==> inputs of 04-08 <==
// vga_top
module vga_top(
	input ClkPort,
	input BtnC,
	input BtnU,
	input BtnD,
	input BtnR,
	input BtnL,
	input MoveTick,  
	output hSync, vSync,
	output [3:0] vgaR, vgaG, vgaB,
	output An0, An1, An2, An3, An4, An5, An6, An7,
	output Ca, Cb, Cc, Cd, Ce, Cf, Cg, Dp,
	output MemOE, MemWR, RamCS, QuadSpiFlashCS
	);
Settings: LEC_CHECK=0, ABC_AREA=1, CAP_MARGIN=30, CELL_PAD_IN_SITES_DETAIL_PLACEMENT=2, CORE_MARGIN=2, CORE_UTILIZATION=54, GPL_ROUTABILITY_DRIVEN=0, GPL_TIMING_DRIVEN=0, HOLD_SLACK_MARGIN=0.04, PLACE_DENSITY_LB_ADDON=0.11, SLEW_MARGIN=10; clock period 5.31 ns.
run.sh (not shown) runs the stock make flow with config.mk's settings and CLKGATE_MAP_FILE=.
==> 05-24: changes against 04-08 <==
==> flow/config.mk (replaced) <==
export PLATFORM = sky130hd
export DESIGN_NAME = vga_top
export DESIGN_NICKNAME = vga_top
export VERILOG_FILES = /design/flow/design.v
export SDC_FILE = /design/flow/constraint.sdc
export NUM_CORES = 4
export LEC_CHECK = 0
export CAP_MARGIN = 20
export CORE_MARGIN = 2
export CORE_UTILIZATION = 65
export SLEW_MARGIN = 20
==> flow/constraint.sdc (replaced) <==
create_clock -name core_clock -period 8.85 [get_ports {ClkPort}]
set_input_delay 1.7700 -clock core_clock [delete_from_list [all_inputs] [get_ports {ClkPort}]]
set_output_delay 1.7700 -clock core_clock [all_outputs]
set_load 0.01 [all_outputs]
==> 07-18: changes against 04-08 <==
==> flow/config.mk (replaced) <==
export PLATFORM = sky130hd
export DESIGN_NAME = vga_top
export DESIGN_NICKNAME = vga_top
export VERILOG_FILES = /design/flow/design.v
export SDC_FILE = /design/flow/constraint.sdc
export NUM_CORES = 4
export LEC_CHECK = 0
export CAP_MARGIN = 20
export CORE_MARGIN = 2
export CORE_UTILIZATION = 72
export CTS_CLUSTER_SIZE = 14
export PLACE_DENSITY_LB_ADDON = 0.25
export SETUP_SLACK_MARGIN = 1.51
export SLEW_MARGIN = 20
==> flow/constraint.sdc (replaced) <==
create_clock -name core_clock -period 6.03 [get_ports {ClkPort}]
set_input_delay 1.2060 -clock core_clock [delete_from_list [all_inputs] [get_ports {ClkPort}]]
set_output_delay 1.2060 -clock core_clock [all_outputs]
set_load 0.01 [all_outputs]
==> 06-20: changes against 04-08 <==
==> flow/config.mk (replaced) <==
export PLATFORM = sky130hd
export DESIGN_NAME = vga_top
export DESIGN_NICKNAME = vga_top
export VERILOG_FILES = /design/flow/design.v
export SDC_FILE = /design/flow/constraint.sdc
export NUM_CORES = 4
export LEC_CHECK = 0
export CAP_MARGIN = 20
export CORE_MARGIN = 2
export CORE_UTILIZATION = 40
export PLACE_DENSITY = 0.6
export SETUP_SLACK_MARGIN = 0.49
export SLEW_MARGIN = 20
==> flow/constraint.sdc (replaced) <==
create_clock -name core_clock -period 9.52 [get_ports {ClkPort}]
set_input_delay 1.9040 -clock core_clock [delete_from_list [all_inputs] [get_ports {ClkPort}]]
set_output_delay 1.9040 -clock core_clock [all_outputs]
set_load 0.01 [all_outputs]
==> results <==
                                                                       07-18                       05-24                       06-20           04-08
Area of the core                                                 31500 sq um                 34600 sq um                 56500 sq um     46600 sq um
Cell depth of the worst min-delay path                                     -                           2                           2               -
Length of routed met3 wiring                                               -                    13500 um                     9290 um               -
Final Max Tran Viols                                                       -                           0                           0               -
Slew at the pin with the worst max-slew slack                              -                     1250 ps                     1230 ps               -
Number of tap cells added at floorplan                                     -                         455                         756               -
#MultiIn Comb                                                              -                        2639                        2639               -
CTS root buffer                                   sky130_fd_sc_hd__clkbuf_16  sky130_fd_sc_hd__clkbuf_16  sky130_fd_sc_hd__clkbuf_16               -
Worst min path class                                                       -                  reg -> reg                  reg -> reg               -
Clk sink count                                                           120                         120                         120               -
Fillers                                                                    -                        2896                        5720               -
Run status                                                    did not finish              finished clean              finished clean  did not finish
Last stage reached                                                   5_1_grt                           -                           -    3_5_place_dp
Post-Syn Area                                                    22900 sq um                 22900 sq um                 22900 sq um     25500 sq um
Final clock-cell share                                                     -                       2.40%                       2.33%               -
Mux frac, synth                                                        1.18%                       1.18%                       1.18%              0%
Maximum cell stage delay along the critical path                           -                     1060 ps                     1040 ps               -
Utilization of the core after routing                                      -                       69.2%                       43.1%               -
Total power                                                                -                     6070 uW                     5530 uW               -
Total stage count of the critical path                                     -                          16                          17               -
Chip area                                                        33300 sq um                 36800 sq um                 59200 sq um     49000 sq um
Fin. Hold Viols                                                            -                           0                           0               -
Worst-path cell with the longest stage delay                               -    sky130_fd_sc_hd__dfstp_2    sky130_fd_sc_hd__dfstp_2               -
Number of DRC violations after detailed routing                            -                           0                           0               -
No activity file was given, so power comes from the tool's default toggle rates.
